==> 11-24 <==
Design mac_16bit, start of the top module:
module mac_16bit(out_rounded,md,mr,clk,rst);
output reg [26:0] out_rounded;
input [15:0] md,mr;               
input clk,rst;
reg [15:0] MD,MR;
reg [39:0] acc;
wire [39:0] mult_out;
wire [17:0] PP0,PP1,PP2,PP3,PP4,PP5,PP6,PP7,PP8;
reg [31:0] PP0_reg,PP1_reg,PP2_reg,PP3_reg,PP4_reg,PP5_reg,PP6_reg,PP7_reg,PP8_reg;
wire [31:0] PP0_FULL,PP1_FULL,PP2_FULL,PP3_FULL,PP4_FULL,PP5_FULL,PP6_FULL,PP7_FULL,PP8_FULL;
wire [7:0] neg;
wire [31:0] sum0,carry0,sum1,carry1,sum2,carry2,sum3,carry3,sum4,carry4,sum5,carry5,sum6,carry6;
wire [39:0] new_acc;
reg [2:0] setup_count;
reg setup_completed;
reg [8:0] count;
generatePartialProducts PP(.PP0(PP0),.PP1(PP1),.PP2(PP2),.PP3(PP3),.PP4(PP4),.PP5(PP5),.PP6(PP6),.PP7(PP7),.PP8(PP8),.neg(neg),.MD(MD),.MR(MR));
genvar i;
assign PP0_FULL[16:0] = PP0;
for(i=31; i>16; i=i-1) begin
  assign PP0_FULL[i] = PP0_FULL[16];
end
assign PP1_FULL[18:2] = PP1;
for(i=31; i>18; i=i-1) begin
  assign PP1_FULL[i] = PP1_FULL[18];
end
assign PP1_FULL[1] = 1'b0;
assign PP1_FULL[0] = neg[0];
assign PP2_FULL[20:4] = PP2;
for(i=31; i>20; i=i-1) begin
  ...
make LEC_CHECK=0 ABC_AREA=1 CAP_MARGIN=20 CELL_PAD_IN_SITES_GLOBAL_PLACEMENT=0 CORE_ASPECT_RATIO=0.91 CORE_MARGIN=2 CORE_UTILIZATION=72 CTS_CLUSTER_DIAMETER=215 GPL_ROUTABILITY_DRIVEN=0 MIN_ROUTING_LAYER=met1 PLACE_DENSITY_LB_ADDON=0.01 SETUP_SLACK_MARGIN=-0.36 SLEW_MARGIN=20 TNS_END_PERCENT=70 finish   # period 4.88 ns
run.sh (not shown) runs the stock make flow with config.mk's settings and CLKGATE_MAP_FILE=.
==> 03-25: changes against 11-24 <==
Settings changed: ABC_AREA 1 to default, CELL_PAD_IN_SITES_GLOBAL_PLACEMENT 0 to default, CORE_ASPECT_RATIO 0.91 to 0.89, CTS_CLUSTER_DIAMETER 215 to default, CTS_CLUSTER_SIZE from default to 31, GPL_ROUTABILITY_DRIVEN 0 to default, MIN_ROUTING_LAYER met1 to default, PLACE_DENSITY_LB_ADDON 0.01 to 0.0, SETUP_SLACK_MARGIN -0.36 to -0.38, TNS_END_PERCENT 70 to default.
==> flow/constraint.sdc (replaced) <==
create_clock -name core_clock -period 5.44 [get_ports {clk}]
set_input_delay 1.0880 -clock core_clock [delete_from_list [all_inputs] [get_ports {clk}]]
set_output_delay 1.0880 -clock core_clock [all_outputs]
set_load 0.01 [all_outputs]
==> 05-14: changes against 11-24 <==
Settings changed: ABC_AREA 1 to default, CAP_MARGIN 20 to 5, CELL_PAD_IN_SITES_GLOBAL_PLACEMENT 0 to default, CORE_ASPECT_RATIO 0.91 to default, CTS_CLUSTER_DIAMETER 215 to default, CTS_CLUSTER_SIZE from default to 75, GPL_ROUTABILITY_DRIVEN 0 to default, MIN_ROUTING_LAYER met1 to default, PLACE_DENSITY_LB_ADDON 0.01 to 0.0, SETUP_SLACK_MARGIN -0.36 to default, TNS_END_PERCENT 70 to default.
==> flow/constraint.sdc (replaced) <==
create_clock -name core_clock -period 6.24 [get_ports {clk}]
set_input_delay 1.2480 -clock core_clock [delete_from_list [all_inputs] [get_ports {clk}]]
set_output_delay 1.2480 -clock core_clock [all_outputs]
set_load 0.01 [all_outputs]
==> 06-17: changes against 11-24 <==
Settings changed: ABC_AREA 1 to default, CELL_PAD_IN_SITES_GLOBAL_PLACEMENT 0 to default, CORE_ASPECT_RATIO 0.91 to default, CORE_UTILIZATION 72 to 40, CTS_CLUSTER_DIAMETER 215 to default, GPL_ROUTABILITY_DRIVEN 0 to default, MIN_ROUTING_LAYER met1 to default, PLACE_DENSITY_LB_ADDON 0.01 to default, SETUP_SLACK_MARGIN -0.36 to default, TNS_END_PERCENT 70 to default.
==> flow/constraint.sdc (replaced) <==
create_clock -name core_clock -period 6.9 [get_ports {clk}]
set_input_delay 1.3800 -clock core_clock [delete_from_list [all_inputs] [get_ports {clk}]]
set_output_delay 1.3800 -clock core_clock [all_outputs]
set_load 0.01 [all_outputs]
==> qor summary <==
quantity	11-24	03-25	05-14	06-17
Sequential cell area share	0.212	0.217	0.222	0.222
Reg2reg start	PP0_reg[30]$_SDFFE_PP0P_	PP3_reg[13]$_SDFFE_PP0P_	PP2_reg[9]$_SDFFE_PP0P_	PP2_reg[13]$_SDFFE_PP0P_
Pre-CTS WS	-0.985 ns	-1.35 ns	-0.480 ns	-0.254 ns
GR Util met3	0.0689	0.0610	0.0611	0.0264
Startpoint of the tightest hold check path	setup_count[2]$_SDFFE_PP0P_	PP4_reg[20]$_SDFFE_PP0P_	PP3_reg[16]$_SDFFE_PP0P_	PP5_reg[21]$_SDFFE_PP0P_
Post-detailed-route via-to-cell ratio	6.16	6.46	6.50	5.57
Final critical-path required period	5.96 ns	6.64 ns	6.63 ns	6.63 ns
Final core utilization	0.883	0.847	0.836	0.460
RSZ-0062 raised after global routing	true	true	true	-
Max-slew headroom at the worst pin	0.287	0.272	0.330	0.358
Outcome	finished with violations	finished with violations	finished with violations	no timing/DRC/antenna violations
Reasons for failing layout checks	setup timing	setup timing	setup timing	-
Max Clock Freq	168 MHz	151 MHz	151 MHz	151 MHz
Period Utilization, post-route	1.22	1.22	1.06	0.960
Post-synthesis simple-gate area fraction	0.136	0.137	0.137	0.137
Most frequently used cell type in the post-synthesis netlist	inv_1	nand2_1	nand2_1	nand2_1
Post-synth area from yosys stat	0.0199 mm²	0.0204 mm²	0.0204 mm²	0.0204 mm²
Number of tap cells inserted	360	360	378	672


==> violet: inputs <==
mac_16bit again, from the RTL that the note above started with.
==> flow/config.mk <==
export PLATFORM = sky130hd
export DESIGN_NAME = mac_16bit
export DESIGN_NICKNAME = mac_16bit
export VERILOG_FILES = /design/flow/design.v
export SDC_FILE = /design/flow/constraint.sdc
export NUM_CORES = 4
export LEC_CHECK = 0
export ABC_AREA = 0
export CAP_MARGIN = 20
export CELL_PAD_IN_SITES_DETAIL_PLACEMENT = 2
export CORE_ASPECT_RATIO = 1.19
export CORE_MARGIN = 2
export CORE_UTILIZATION = 32
export CTS_CLUSTER_SIZE = 57
export GPL_ROUTABILITY_DRIVEN = 0
export GPL_TIMING_DRIVEN = 0
export SLEW_MARGIN = 25
==> flow/constraint.sdc <==
create_clock -name core_clock -period 10.1 [get_ports {clk}]
set_input_delay 2.0200 -clock core_clock [delete_from_list [all_inputs] [get_ports {clk}]]
set_output_delay 2.0200 -clock core_clock [all_outputs]
set_load 0.01 [all_outputs]
==> inputs of sierra, as changes to violet <==
ABC_AREA = 1   (was 0)
CELL_PAD_IN_SITES_GLOBAL_PLACEMENT = 1   (was unset)
CORE_ASPECT_RATIO = 0.74   (was 1.19)
CORE_MARGIN = 7   (was 2)
CORE_UTILIZATION = 40   (was 32)
CTS_CLUSTER_DIAMETER = 84   (was unset)
CTS_CLUSTER_SIZE = 19   (was 57)
GPL_TIMING_DRIVEN = unset   (was 0)
MAX_ROUTING_LAYER = met4   (was unset)
MIN_ROUTING_LAYER = met2   (was unset)
PLACE_DENSITY_LB_ADDON = 0.01   (was unset)
TNS_END_PERCENT = 70   (was unset)
==> flow/constraint.sdc (replaced) <==
create_clock -name core_clock -period 7.72 [get_ports {clk}]
set_input_delay 1.5440 -clock core_clock [delete_from_list [all_inputs] [get_ports {clk}]]
set_output_delay 1.5440 -clock core_clock [all_outputs]
set_load 0.01 [all_outputs]
==> inputs of onyx, as changes to violet <==
ABC_AREA = unset   (was 0)
CELL_PAD_IN_SITES_DETAIL_PLACEMENT = unset   (was 2)
CORE_ASPECT_RATIO = unset   (was 1.19)
CORE_UTILIZATION = 72   (was 32)
CTS_CLUSTER_SIZE = 77   (was 57)
GPL_ROUTABILITY_DRIVEN = unset   (was 0)
GPL_TIMING_DRIVEN = unset   (was 0)
PLACE_DENSITY_LB_ADDON = 0.0   (was unset)
SETUP_SLACK_MARGIN = 1.8   (was unset)
SLEW_MARGIN = 20   (was 25)
==> flow/constraint.sdc (replaced) <==
create_clock -name core_clock -period 6.4 [get_ports {clk}]
set_input_delay 1.2800 -clock core_clock [delete_from_list [all_inputs] [get_ports {clk}]]
set_output_delay 1.2800 -clock core_clock [all_outputs]
set_load 0.01 [all_outputs]
==> out/results.txt <==
status - no timing/DRC/antenna violations
chip area in the Yosys report - 20,400 um2
vias in the first global route - 24,711
worst path required time - 10.67 ns
drt first pass iters - 9
The numbers above come from violet.

==> out/results.txt <==
status - no timing/DRC/antenna violations
worst path required time - 8.18 ns
chip area in the Yosys report - 19,900 um2
drt first pass iters - 8
The numbers above come from sierra.

==> out/results.txt <==
status - finished with violations
violated checks - setup timing
Final WS setup - -0.378 ns
chip area in the Yosys report - 20,400 um2
Final setup viols - 10
worst path required time - 6.89 ns
vias in the first global route - 17,961
The numbers above come from onyx.



==> 11-22 <==
Starting RTL as in the previous note.
Settings: LEC_CHECK=0, ABC_AREA=1, CAP_MARGIN=20, CELL_PAD_IN_SITES_GLOBAL_PLACEMENT=1, CORE_ASPECT_RATIO=0.74, CORE_MARGIN=4, CORE_UTILIZATION=40, GPL_ROUTABILITY_DRIVEN=0, MIN_ROUTING_LAYER=met2, PLACE_DENSITY_LB_ADDON=0.01, SETUP_SLACK_MARGIN=1.82, SLEW_MARGIN=20, TNS_END_PERCENT=70; clock period 7.72 ns.
==> 09-07 (differences from 11-22) <==
- ABC_AREA: 1 -> unset
- CELL_PAD_IN_SITES_GLOBAL_PLACEMENT: 1 -> unset
- CORE_ASPECT_RATIO: 0.74 -> unset
- CORE_MARGIN: 4 -> 2
- CORE_UTILIZATION: 40 -> 72
- GPL_ROUTABILITY_DRIVEN: 0 -> unset
- MIN_ROUTING_LAYER: met2 -> unset
- PLACE_DENSITY_LB_ADDON: 0.01 -> 0.0
- SETUP_SLACK_MARGIN: 1.82 -> unset
- TNS_END_PERCENT: 70 -> unset
==> flow/constraint.sdc (replaced) <==
create_clock -name core_clock -period 6.4 [get_ports {clk}]
set_input_delay 1.2800 -clock core_clock [delete_from_list [all_inputs] [get_ports {clk}]]
set_output_delay 1.2800 -clock core_clock [all_outputs]
set_load 0.01 [all_outputs]
==> 05-02 (differences from 11-22) <==
- ABC_AREA: 1 -> unset
- CELL_PAD_IN_SITES_GLOBAL_PLACEMENT: 1 -> unset
- CORE_ASPECT_RATIO: 0.74 -> unset
- CORE_MARGIN: 4 -> 2
- CORE_UTILIZATION: 40 -> 69
- CTS_CLUSTER_DIAMETER: unset -> 202
- CTS_CLUSTER_SIZE: unset -> 20
- GPL_ROUTABILITY_DRIVEN: 0 -> unset
- MIN_ROUTING_LAYER: met2 -> unset
- PLACE_DENSITY_LB_ADDON: 0.01 -> unset
- SETUP_SLACK_MARGIN: 1.82 -> unset
- TNS_END_PERCENT: 70 -> unset
==> flow/constraint.sdc (replaced) <==
create_clock -name core_clock -period 5.58 [get_ports {clk}]
set_input_delay 1.1160 -clock core_clock [delete_from_list [all_inputs] [get_ports {clk}]]
set_output_delay 1.1160 -clock core_clock [all_outputs]
set_load 0.01 [all_outputs]
==> 03-10 (differences from 11-22) <==
- ABC_AREA: 1 -> unset
- CELL_PAD_IN_SITES_GLOBAL_PLACEMENT: 1 -> unset
- CORE_ASPECT_RATIO: 0.74 -> unset
- CORE_MARGIN: 4 -> 2
- GPL_ROUTABILITY_DRIVEN: 0 -> unset
- MIN_ROUTING_LAYER: met2 -> unset
- PLACE_DENSITY_LB_ADDON: 0.01 -> unset
- SETUP_SLACK_MARGIN: 1.82 -> unset
- TNS_END_PERCENT: 70 -> unset
==> flow/constraint.sdc (replaced) <==
create_clock -name core_clock -period 6.71 [get_ports {clk}]
set_input_delay 1.3420 -clock core_clock [delete_from_list [all_inputs] [get_ports {clk}]]
set_output_delay 1.3420 -clock core_clock [all_outputs]
set_load 0.01 [all_outputs]
==> summary of the runs <==
05-02 produced a layout that fails on setup timing. 03-10 ran to the end with violations: setup timing. 11-22 finished with DRC left. 09-07 finished but fails on setup timing. Between 03-10 and 09-07, the lower first-iteration DRC count is in 03-10 (gap 42%, measured against 09-07). Count of clock-buffer cells in the layout, lowest first: 05-02, 09-07, 03-10, 11-22. Die area, highest first: 11-22, 03-10, 05-02, 09-07. The highest non-clock buffer count belongs to 05-02, the lowest to 11-22. Between 11-22 and 09-07, the lower synthesized area is in 11-22 (gap about 2%, measured against 09-07). Sequential cell count is the same in 05-02 and 03-10.


==> umber <==
Starting RTL as in the previous note.
==> flow/config.mk <==
export PLATFORM = sky130hd
export DESIGN_NAME = mac_16bit
export DESIGN_NICKNAME = mac_16bit
export VERILOG_FILES = /design/flow/design.v
export SDC_FILE = /design/flow/constraint.sdc
export NUM_CORES = 4
export LEC_CHECK = 0
export ABC_AREA = 1
export CAP_MARGIN = 20
export CELL_PAD_IN_SITES_GLOBAL_PLACEMENT = 0
export CORE_ASPECT_RATIO = 0.91
export CORE_MARGIN = 2
export CORE_UTILIZATION = 72
export CTS_CLUSTER_DIAMETER = 59
export GPL_ROUTABILITY_DRIVEN = 0
export MIN_ROUTING_LAYER = met1
export PLACE_DENSITY_LB_ADDON = 0.01
export SETUP_SLACK_MARGIN = -0.36
export SLEW_MARGIN = 20
export TNS_END_PERCENT = 70
==> flow/constraint.sdc <==
create_clock -name core_clock -period 4.72 [get_ports {clk}]
set_input_delay 0.9440 -clock core_clock [delete_from_list [all_inputs] [get_ports {clk}]]
set_output_delay 0.9440 -clock core_clock [all_outputs]
set_load 0.01 [all_outputs]
==> inputs of garnet, as changes to umber <==
ABC_AREA = not set   (was 1)
CELL_PAD_IN_SITES_GLOBAL_PLACEMENT = not set   (was 0)
CORE_ASPECT_RATIO = not set   (was 0.91)
CTS_CLUSTER_DIAMETER = not set   (was 59)
CTS_CLUSTER_SIZE = 40   (was not set)
GPL_ROUTABILITY_DRIVEN = not set   (was 0)
MIN_ROUTING_LAYER = not set   (was met1)
PLACE_DENSITY_LB_ADDON = 0.0   (was 0.01)
SETUP_SLACK_MARGIN = not set   (was -0.36)
TNS_END_PERCENT = not set   (was 70)
==> flow/constraint.sdc (replaced) <==
create_clock -name core_clock -period 3.73 [get_ports {clk}]
set_input_delay 0.7460 -clock core_clock [delete_from_list [all_inputs] [get_ports {clk}]]
set_output_delay 0.7460 -clock core_clock [all_outputs]
set_load 0.01 [all_outputs]
==> inputs of quartz, as changes to umber <==
ABC_AREA = not set   (was 1)
CELL_PAD_IN_SITES_GLOBAL_PLACEMENT = not set   (was 0)
CORE_ASPECT_RATIO = not set   (was 0.91)
CORE_UTILIZATION = 18   (was 72)
CTS_CLUSTER_DIAMETER = not set   (was 59)
GPL_ROUTABILITY_DRIVEN = not set   (was 0)
MIN_ROUTING_LAYER = not set   (was met1)
PLACE_DENSITY_LB_ADDON = not set   (was 0.01)
SETUP_SLACK_MARGIN = not set   (was -0.36)
TNS_END_PERCENT = not set   (was 70)
==> flow/constraint.sdc (replaced) <==
create_clock -name core_clock -period 6.71 [get_ports {clk}]
set_input_delay 1.3420 -clock core_clock [delete_from_list [all_inputs] [get_ports {clk}]]
set_output_delay 1.3420 -clock core_clock [all_outputs]
set_load 0.01 [all_outputs]
==> qor summary <==
quantity                                                                                   garnet                      quartz                       umber
Cell count listed in synth_stat.txt                                                          2446                        2446                        2499
Placeable core region                                                                   27780 um2                  112300 um2                   27430 um2
Max-area cell share                                                                        25.16%                      25.16%                      25.70%
Number of detailed-route iterations in the first pass                                           7                           5                           8
Layout Skew                                                                            0.01164 ns                  0.01637 ns                  0.03278 ns
Share of final layout cell area taken by clock buffers and inverters                       3.753%                      4.181%                      4.175%
Most frequent CP cell                                                       sky130_fd_sc_hd__fa_1      sky130_fd_sc_hd__buf_4    sky130_fd_sc_hd__nand3_4
Weighted congestion at the end of routability-driven global placement                      0.9230                      0.7992                           -
First-pass GRT wire length                                                               93910 um                    92180 um                    90380 um
Start point of the worst min-delay path                                               PP3_reg[16]                 PP3_reg[21]              setup_count[1]
Total area of sequential cells                                                           5150 um2                    5137 um2                    5142 um2
Result of the run                                                      complete, but fails checks  complete, but fails checks  complete, but fails checks
Violated checks                                                              negative setup slack        negative setup slack        negative setup slack
Pin count of the biggest net entering global routing                                           96                         138                         113
Post-layout net count                                                                        2905                        2784                        2994
WL met3                                                                                   7115 um                     2955 um                     6685 um
Wirelength, routed                                                                       65290 um                    57820 um                    64090 um
Highest net fanout along the worst path                                                         3                           4                           4
Multi-In Gates                                                                               1715                        1715                        1714
Startpoint of the worst-slack reg-to-reg timing path                                  PP2_reg[14]                 PP0_reg[13]                 PP0_reg[12]
Number of vias per cell after detailed routing                                              6.855                       4.345                       6.336
Seq/total area                                                                             20.90%                      21.17%                      21.13%
Horizontal die dimension                                                                 172.2 um                    340.4 um                    178.5 um
